Design top, start of the top module:
module top(
    input clk, rst,
    input [3:0] key_in,
    output [6:0] seg,
    output [7:0] sel,
    output reg [2:0] led, sel_led,
    output buz
);
Size in the first run: roughly 1100 cells after synthesis, about 160 flip-flops, about 28 I/O pins.
Settings: LEC_CHECK=0, CAP_MARGIN=0, CELL_PAD_IN_SITES_GLOBAL_PLACEMENT=1, CORE_MARGIN=5, CORE_UTILIZATION=52, CTS_CLUSTER_DIAMETER=178, CTS_CLUSTER_SIZE=100, HOLD_SLACK_MARGIN=0.14, MAX_ROUTING_LAYER=met5, MIN_ROUTING_LAYER=met1, PLACE_DENSITY_LB_ADDON=0.24, SETUP_SLACK_MARGIN=-0.36, SLEW_MARGIN=20; clock period 9.7 ns.
run.sh (not shown) runs the stock make flow with config.mk's settings and CLKGATE_MAP_FILE=.
Change:
CORE_MARGIN = 2   (was 5)
CORE_UTILIZATION = 65   (was 52)
CTS_CLUSTER_DIAMETER = default   (was 178)
CTS_CLUSTER_SIZE = 17   (was 100)
HOLD_SLACK_MARGIN = default   (was 0.14)
PLACE_DENSITY_LB_ADDON = default   (was 0.24)
SETUP_SLACK_MARGIN = default   (was -0.36)
clock period = 5.68 ns   (was 9.7 ns; I/O delays follow)
Result: Synthesized area is unchanged. Final cell count stays flat. Worst setup slack got worse by 1.8 ns. Sequential power rose by 72%. Total power rose by 72%. Final area rose by 4.2%. Clock-buffer cell count fell by 1. Clock skew barely changes.
Change:
CAP_MARGIN = 20   (was 0)
CELL_PAD_IN_SITES_GLOBAL_PLACEMENT = default   (was 1)
CORE_UTILIZATION = 56   (was 65)
CTS_CLUSTER_SIZE = default   (was 17)
MAX_ROUTING_LAYER = default   (was met5)
MIN_ROUTING_LAYER = default   (was met1)
clock period = 8.76 ns   (was 5.68 ns; I/O delays follow)
Final area came out lower by 3.7%.
Worst hold slack improved by 0.0059 ns.
Setup slack improves by 1.2 ns.
Routed wire length decreases by 4.9%.
Core utilization is lower by 14 points.
Cell count came out lower by 0.72%.
Power drops by 34%.
Change:
ABC_AREA = 1   (was default)
CORE_UTILIZATION = 68   (was 56)
CTS_CLUSTER_SIZE = 37   (was default)
clock period = 4.52 ns   (was 8.76 ns; I/O delays follow)
With this change the flow produced a layout that fails on setup timing.
Non-clock buffer count climbs by 93.
Register-to-register slack got worse by 4.1 ns.
Wire length climbs by 35%.
Setup slack got worse by 2.1 ns.
Core utilization climbs by 23 points.
Synthesized area drops by 1.8%.
Global-route usage climbs by 10 points.
Sequential cell count does not change.
Change:
ABC_AREA = default   (was 1)
CORE_UTILIZATION = 66   (was 68)
CTS_CLUSTER_SIZE = default   (was 37)
The new run completed, yet does not pass: setup timing.
Die size rises by 4.8%.
Core utilization falls by 1.2 points.
Power falls by 1.3%.
Fmax falls by 1.5%.
Synthesized area rises by 1.9%.
Global-route usage falls by 2.0 points.
Non-clock buffer count rises by 68.
Change:
CORE_UTILIZATION = 68   (was 66)
clock period = 6.75 ns   (was 4.52 ns; I/O delays follow)
=> With this change the flow finished with timing, DRC and antenna clean. Worst setup slack gets better by 1.2 ns. Count of clock-buffer cells in the layout goes up by 1. Worst hold slack improved by 0.087 ns.


Starting RTL as in the previous note.
clock: 4.72 ns
lec_check: 0
abc_area: 0
cap_margin: 0
cell_pad_in_sites_global_placement: 0
core_margin: 2
core_utilization: 72
cts_cluster_diameter: 314
cts_cluster_size: 17
max_routing_layer: met5
min_routing_layer: met1
place_density: 0.41
setup_slack_margin: 1.4
slew_margin: 20
The baseline reached the layout checks and failed them: setup timing.
Rerun with:
- ABC_AREA: 0 -> not set
- CTS_CLUSTER_DIAMETER: 314 -> not set
- HOLD_SLACK_MARGIN: not set -> 0.3
- PLACE_DENSITY: 0.41 -> not set
- SETUP_SLACK_MARGIN: 1.4 -> not set
=> The changed run ran to the end with violations: setup timing; wire length goes up by 2.0%; setup slack gets worse by 0.20 ns; register-to-register slack degrades by 0.37 ns; utilization goes up by 0.53 points; area after synthesis is unchanged.
Rerun with:
- ABC_AREA: not set -> 1
- CTS_CLUSTER_SIZE: 17 -> 45
- HOLD_SLACK_MARGIN: 0.3 -> -0.09
- PLACE_DENSITY: not set -> 0.43
- SETUP_SLACK_MARGIN: not set -> -0.28
- The changed run ran to the end with violations: setup timing
- final cell count rose by 4.4%
- register-to-register slack degrades by 0.11 ns
- hold slack degrades by 0.020 ns
- clock power fell by about 10%
- sequential power hardly moves
- setup slack improves by 0.35 ns
Rerun with:
- CAP_MARGIN: 0 -> 20
- CELL_PAD_IN_SITES_GLOBAL_PLACEMENT: 0 -> not set
- CTS_CLUSTER_DIAMETER: not set -> 357
- CTS_CLUSTER_SIZE: 45 -> 24
- HOLD_SLACK_MARGIN: -0.09 -> not set
- MAX_ROUTING_LAYER: met5 -> not set
- MIN_ROUTING_LAYER: met1 -> not set
- PLACE_DENSITY: 0.43 -> 0.41
- SETUP_SLACK_MARGIN: -0.28 -> -0.23
After rerunning:
- The new run completed and failed the layout checks on setup timing
- design area is higher slightly
- hold slack improves by 0.0047 ns
- worst setup slack gains 0.056 ns
- global-route usage stays the same
- routed wire length is lower slightly
- area after synthesis does not change


top again, from the RTL that the note above started with.
make LEC_CHECK=0 ABC_AREA=1 CAP_MARGIN=20 CORE_ASPECT_RATIO=0.96 CORE_MARGIN=4 CORE_UTILIZATION=40 MIN_ROUTING_LAYER=met2 SLEW_MARGIN=20 finish   # period 10.4 ns
The first run completed, yet does not pass: DRC.
==> next run, changes <==
- CORE_ASPECT_RATIO: 0.96 -> default
- CORE_MARGIN: 4 -> 2
- CORE_UTILIZATION: 40 -> 72
- CTS_CLUSTER_SIZE: default -> 99
- MIN_ROUTING_LAYER: met2 -> default
- clock period: 10.4 -> 4.56 ns (I/O delays scaled with it)
After rerunning: Now the flow produced a layout that fails on setup timing; core utilization goes up by 44 points; design area goes up by roughly a tenth; worst hold slack improved by 0.0083 ns; clock skew goes down by 0.0096 ns; routed wire length goes up by a quarter to a third.
==> next run, changes <==
- CTS_CLUSTER_DIAMETER: default -> 369
- SETUP_SLACK_MARGIN: default -> -0.44
- SLEW_MARGIN: 20 -> 0
=>
- The new run reached the layout checks and failed them: setup timing
- wire length came out lower by 19%
- final cell count came out lower by about 1%
- worst setup slack gets better by 0.40 ns
- power barely changes
- combinational power hardly moves
- die area stays the same
==> next run, changes <==
- ABC_AREA: 1 -> default
- CORE_UTILIZATION: 72 -> 49
- CTS_CLUSTER_DIAMETER: 369 -> default
- CTS_CLUSTER_SIZE: 99 -> default
- SETUP_SLACK_MARGIN: -0.44 -> default
- SLEW_MARGIN: 0 -> 20
- clock period: 4.56 -> 7.99 ns (I/O delays scaled with it)
What happened: Now the flow produced a clean layout; clock-buffer cell count decreases by 4; worst setup slack gets better by 0.95 ns; synthesized area increases by 1.9%; global-route usage decreases by 12 points; utilization decreases by 32 points; via count decreases by 12%; design area decreases by 6.2%.


red:
top again, from the RTL that the note above started with.
Settings: LEC_CHECK=0, CAP_MARGIN=20, CORE_ASPECT_RATIO=0.5, CORE_MARGIN=2, CORE_UTILIZATION=58, CTS_CLUSTER_DIAMETER=342, CTS_CLUSTER_SIZE=99, HOLD_SLACK_MARGIN=-0.05, SETUP_SLACK_MARGIN=-0.99, SLEW_MARGIN=20, TNS_END_PERCENT=20; clock period 10.0 ns.
Modified inputs, blue compared to red
- a deleted TNS_END_PERCENT that had been 20
- a deleted CTS_CLUSTER_DIAMETER that had been 342
- a deleted CORE_ASPECT_RATIO that had been 0.5
- a deleted SETUP_SLACK_MARGIN that had been -0.99
- a change of CORE_UTILIZATION from 58 to 40
- an added PLACE_DENSITY_LB_ADDON of 0.24
- a deleted HOLD_SLACK_MARGIN that had been -0.05
- an added GPL_ROUTABILITY_DRIVEN of 0
- a deleted CTS_CLUSTER_SIZE that had been 99
Results
blue was carried through to the last stage, and its layout satisfied the timing, design-rule and antenna checks. Taking red as the reference, in blue worst voltage drop across the vdd grid lost about 11%, placed instance count picked up an extra 97, design area picked up an extra about 1.5%, fmax picked up an extra about 3.3%. Total track usage for blue is lower than for red. Looking at average via count per standard cell, blue sits 0.52 lower than red does. Diff red -> blue: multiplexer area fraction after synthesis level, met1 wire length -1.4%, final worst-path setup slack increased 260 ps, power has increased.
Input changes introduced in green (baseline for comparison: blue):
- setting HOLD_SLACK_MARGIN to 0.29 for the first time
- removing GPL_ROUTABILITY_DRIVEN (formerly 0)
- setting SETUP_SLACK_MARGIN to -0.99 for the first time
- setting CTS_CLUSTER_DIAMETER to 342 for the first time
- removing PLACE_DENSITY_LB_ADDON (formerly 0.24)
- changing CORE_UTILIZATION from 40 to 59
- setting PLACE_DENSITY to 0.35 for the first time
- setting CTS_CLUSTER_SIZE to 98 for the first time
- setting CELL_PAD_IN_SITES_DETAIL_PLACEMENT to 1 for the first time
Notes after the runs:
Relative to blue, the placed wire-length estimate after detailed placement of green is higher by 2.7 mm.
Register-to-register slack, blue and green, lower one = green.
Compared with blue, in green number of global-route vias before repair higher; count of placed standard cells in the final layout, fillers left out down 104; worst path setup slack after routing saw a decrease; power fell about 4.4%.


Starting RTL as in the previous note.
Settings: LEC_CHECK=0, ABC_AREA=1, CAP_MARGIN=0, CELL_PAD_IN_SITES_GLOBAL_PLACEMENT=0, CORE_MARGIN=2, CORE_UTILIZATION=72, CTS_CLUSTER_SIZE=45, HOLD_SLACK_MARGIN=0.3, MAX_ROUTING_LAYER=met5, MIN_ROUTING_LAYER=met1, PLACE_DENSITY=0.43, SLEW_MARGIN=20; clock period 4.72 ns.
The baseline completed and failed the layout checks on negative setup slack.
Edit:
ABC_AREA = unset   (was 1)
CELL_PAD_IN_SITES_GLOBAL_PLACEMENT = 1   (was 0)
CORE_UTILIZATION = 65   (was 72)
CTS_CLUSTER_SIZE = 17   (was 45)
PLACE_DENSITY = unset   (was 0.43)
clock period = 5.68 ns   (was 4.72 ns; I/O delays follow)
=> This time the run completed without violations; non-clock buffer count decreases by 17; via count decreases by a little under a tenth; worst setup slack gets better by 0.61 ns; power decreases by about a fifth; wire length decreases by about a fifth; critical path depth decreases by 10; clock skew is about the same.
Edit:
CORE_MARGIN = 5   (was 2)
CORE_UTILIZATION = 52   (was 65)
HOLD_SLACK_MARGIN = 0.14   (was 0.3)
PLACE_DENSITY_LB_ADDON = 0.24   (was unset)
SETUP_SLACK_MARGIN = 1.66   (was unset)
clock period = 9.7 ns   (was 5.68 ns; I/O delays follow)
After rerunning:
- final cell count stays flat
- synthesized cell count stays the same
- die size is higher by 35%
- wire length falls by 2.2%
- power decreases by 42%
Edit:
CELL_PAD_IN_SITES_DETAIL_PLACEMENT = 1   (was unset)
CTS_CLUSTER_SIZE = 73   (was 17)
GPL_ROUTABILITY_DRIVEN = 0   (was unset)
GPL_TIMING_DRIVEN = 0   (was unset)
PLACE_DENSITY_LB_ADDON = 0.02   (was 0.24)
SLEW_MARGIN = 10   (was 20)
The changed run passed the timing, design-rule and antenna checks. Routed wire length came out higher by 23%. Area after synthesis stays the same. Global-route usage came out higher by 5.0 points. Sequential power hardly moves. Critical path depth came out higher by 6. Worst setup slack gets worse by 0.096 ns. Sequential share of layout area came out lower by 1.1 points. Cell area came out higher by 3.1%. Clock-buffer cell count came out lower by 3. Via count came out higher by 7.4%. Total power came out higher by 10%.
Edit:
CELL_PAD_IN_SITES_DETAIL_PLACEMENT = 2   (was 1)
CORE_MARGIN = 7   (was 5)
CORE_UTILIZATION = 59   (was 52)
CTS_CLUSTER_SIZE = 78   (was 73)
MAX_ROUTING_LAYER = met4   (was met5)
SETUP_SLACK_MARGIN = 0.01   (was 1.66)
TNS_END_PERCENT = 85   (was unset)
clock period = 11.0 ns   (was 9.7 ns; I/O delays follow)
This time the run failed in 3_5_place_dp, error DPL-0033; synthesized area does not change; die size is lower by 5.9%; synthesized cell count does not change.


the baseline:
top again, from the RTL that the note above started with.
export LEC_CHECK = 0
export CAP_MARGIN = 30
export CELL_PAD_IN_SITES_DETAIL_PLACEMENT = 2
export CELL_PAD_IN_SITES_GLOBAL_PLACEMENT = 3
export CORE_MARGIN = 2
export CORE_UTILIZATION = 17
export GPL_ROUTABILITY_DRIVEN = 0
export HOLD_SLACK_MARGIN = 0.14
export PLACE_DENSITY = 0.8
export SETUP_SLACK_MARGIN = 2.18
export SLEW_MARGIN = 20
export TNS_END_PERCENT = 15
create_clock -name core_clock -period 10.0 [get_ports {clk}]
For the candidate, these inputs were changed with respect to the baseline:
Settings: clearing HOLD_SLACK_MARGIN, which used to be 0.14; clearing TNS_END_PERCENT, which used to be 15; clearing SETUP_SLACK_MARGIN, which used to be 2.18; swapping 17 for 40 in CORE_UTILIZATION; swapping 30 for 5 in CAP_MARGIN; clearing CELL_PAD_IN_SITES_DETAIL_PLACEMENT, which used to be 2.
--- outcome ---
- [compare] base=the baseline new=the candidate: total global routing track utilization +9.8 points, wire length decreased 15%, average wire per cell in the routed design now sits higher, sum of internal, switching and leakage power has decreased.
- Summary: first-pass GRT wire length, the candidate better than the baseline
- The candidate falls short of the baseline in clock skew.


Setup of job 481:
Starting RTL as in the previous note.
Settings: LEC_CHECK=0, ABC_AREA=1, CAP_MARGIN=20, CORE_MARGIN=2, CORE_UTILIZATION=72, CTS_CLUSTER_DIAMETER=199, CTS_CLUSTER_SIZE=24, PLACE_DENSITY_LB_ADDON=0.14, SLEW_MARGIN=20; clock period 4.81 ns.
In job 481 the implementation completed, yet the final layout does not meet the checks, the culprit being negative setup slack.
## Diff of input files: job 2357 against job 481
--- a/flow/config.mk
+++ b/flow/config.mk
@@ -9,2 +9,3 @@
 export CAP_MARGIN = 20
+export CORE_ASPECT_RATIO = 0.92
 export CORE_MARGIN = 2
@@ -12,4 +13,5 @@
 export CTS_CLUSTER_DIAMETER = 199
-export CTS_CLUSTER_SIZE = 24
+export CTS_CLUSTER_SIZE = 40
 export PLACE_DENSITY_LB_ADDON = 0.14
+export SETUP_SLACK_MARGIN = 1.43
 export SLEW_MARGIN = 20
Findings:
- Diff job 481 -> job 2357: leakage dissipation higher; wire length on met1 +about 6.5%; routed wire length on met3 went up by 81%; total clock network power shows an increase of about 6%; synthesis-to-finish area growth moved up.
- Across both runs, total number of cells along the worst setup path was higher for job 2357 than for job 481.
- As far as die size is concerned, job 481 and job 2357 perform about the same.
- No crash in job 2357: every stage finished, but the layout fails its final checks due to negative setup slack.
- Re non-clock buffer share of cell area: job 481 and job 2357 aren't equal, and the lower value belongs to job 481.
- ~same delay of the slowest cell on the worst path in job 481 and job 2357
- Delta (job 2357 minus job 481): power rose by 3.0%; sequential cell count stayed essentially flat.
The following lists how job 7513 was set up differently from job 2357:
==> flow/config.mk <==
export PLATFORM = sky130hd
export DESIGN_NAME = top
export DESIGN_NICKNAME = top
export VERILOG_FILES = /design/flow/design.v
export SDC_FILE = /design/flow/constraint.sdc
export NUM_CORES = 4
export LEC_CHECK = 0
export CAP_MARGIN = 20
export CORE_MARGIN = 2
export CORE_UTILIZATION = 40
export SLEW_MARGIN = 20
==> flow/constraint.sdc <==
create_clock -name core_clock -period 7.99 [get_ports {clk}]
set_input_delay 1.5980 -clock core_clock [delete_from_list [all_inputs] [get_ports {clk}]]
set_output_delay 1.5980 -clock core_clock [all_outputs]
set_load 0.01 [all_outputs]
==> results <==
Relative to job 2357, chip area in the Yosys report increased by 1.9% in job 7513.
First-pass GRT wire length: job 7513 better than job 2357
What job 7513 reported for routed wire length has to be multiplied by 1.4 to get the figure for job 2357.
The die of job 7513 is larger than the one used in job 2357.
Cell count listed in synth_stat.txt in job 7513 is 10% lower than in job 2357
Going from job 2357 to job 7513, number of cells produced by synthesis shrank by more than 10%.
The register-to-register slack of job 7513 was superior to that of job 2357.
Relative to job 2357, the count of inserted tapcells measured on job 7513 has increased by more than half.
Buffers inserted during post-CTS setup optimization for job 7513: 33 down relative to job 2357
Job 7513: all stages complete, timing, DRC and antenna checks passed
Setup changes, job 7513 to job 8193
--- a/flow/config.mk
+++ b/flow/config.mk
@@ -10,2 +10,6 @@
 export CORE_UTILIZATION = 40
+export CTS_CLUSTER_DIAMETER = 342
+export CTS_CLUSTER_SIZE = 99
+export HOLD_SLACK_MARGIN = -0.05
+export SETUP_SLACK_MARGIN = -0.99
 export SLEW_MARGIN = 20
==> flow/constraint.sdc <==
create_clock -name core_clock -period 10.0 [get_ports {clk}]
set_input_delay 2.0000 -clock core_clock [delete_from_list [all_inputs] [get_ports {clk}]]
set_output_delay 2.0000 -clock core_clock [all_outputs]
set_load 0.01 [all_outputs]
==> comparison <==
- Job 8193 ended up with a lower non-clock buffer count in the final layout than job 7513 did.
- Looking at met2 track demand over resource across job 7513 and job 8193, the one that comes out lower is job 7513.
- Job 8193 — setup slack 1.53 ns higher, job 7513 as reference
- Combinational power: higher on job 7513
- Job 7513 has a lower total length of routed wires than job 8193.
Power and IR drop assume default switching activity.
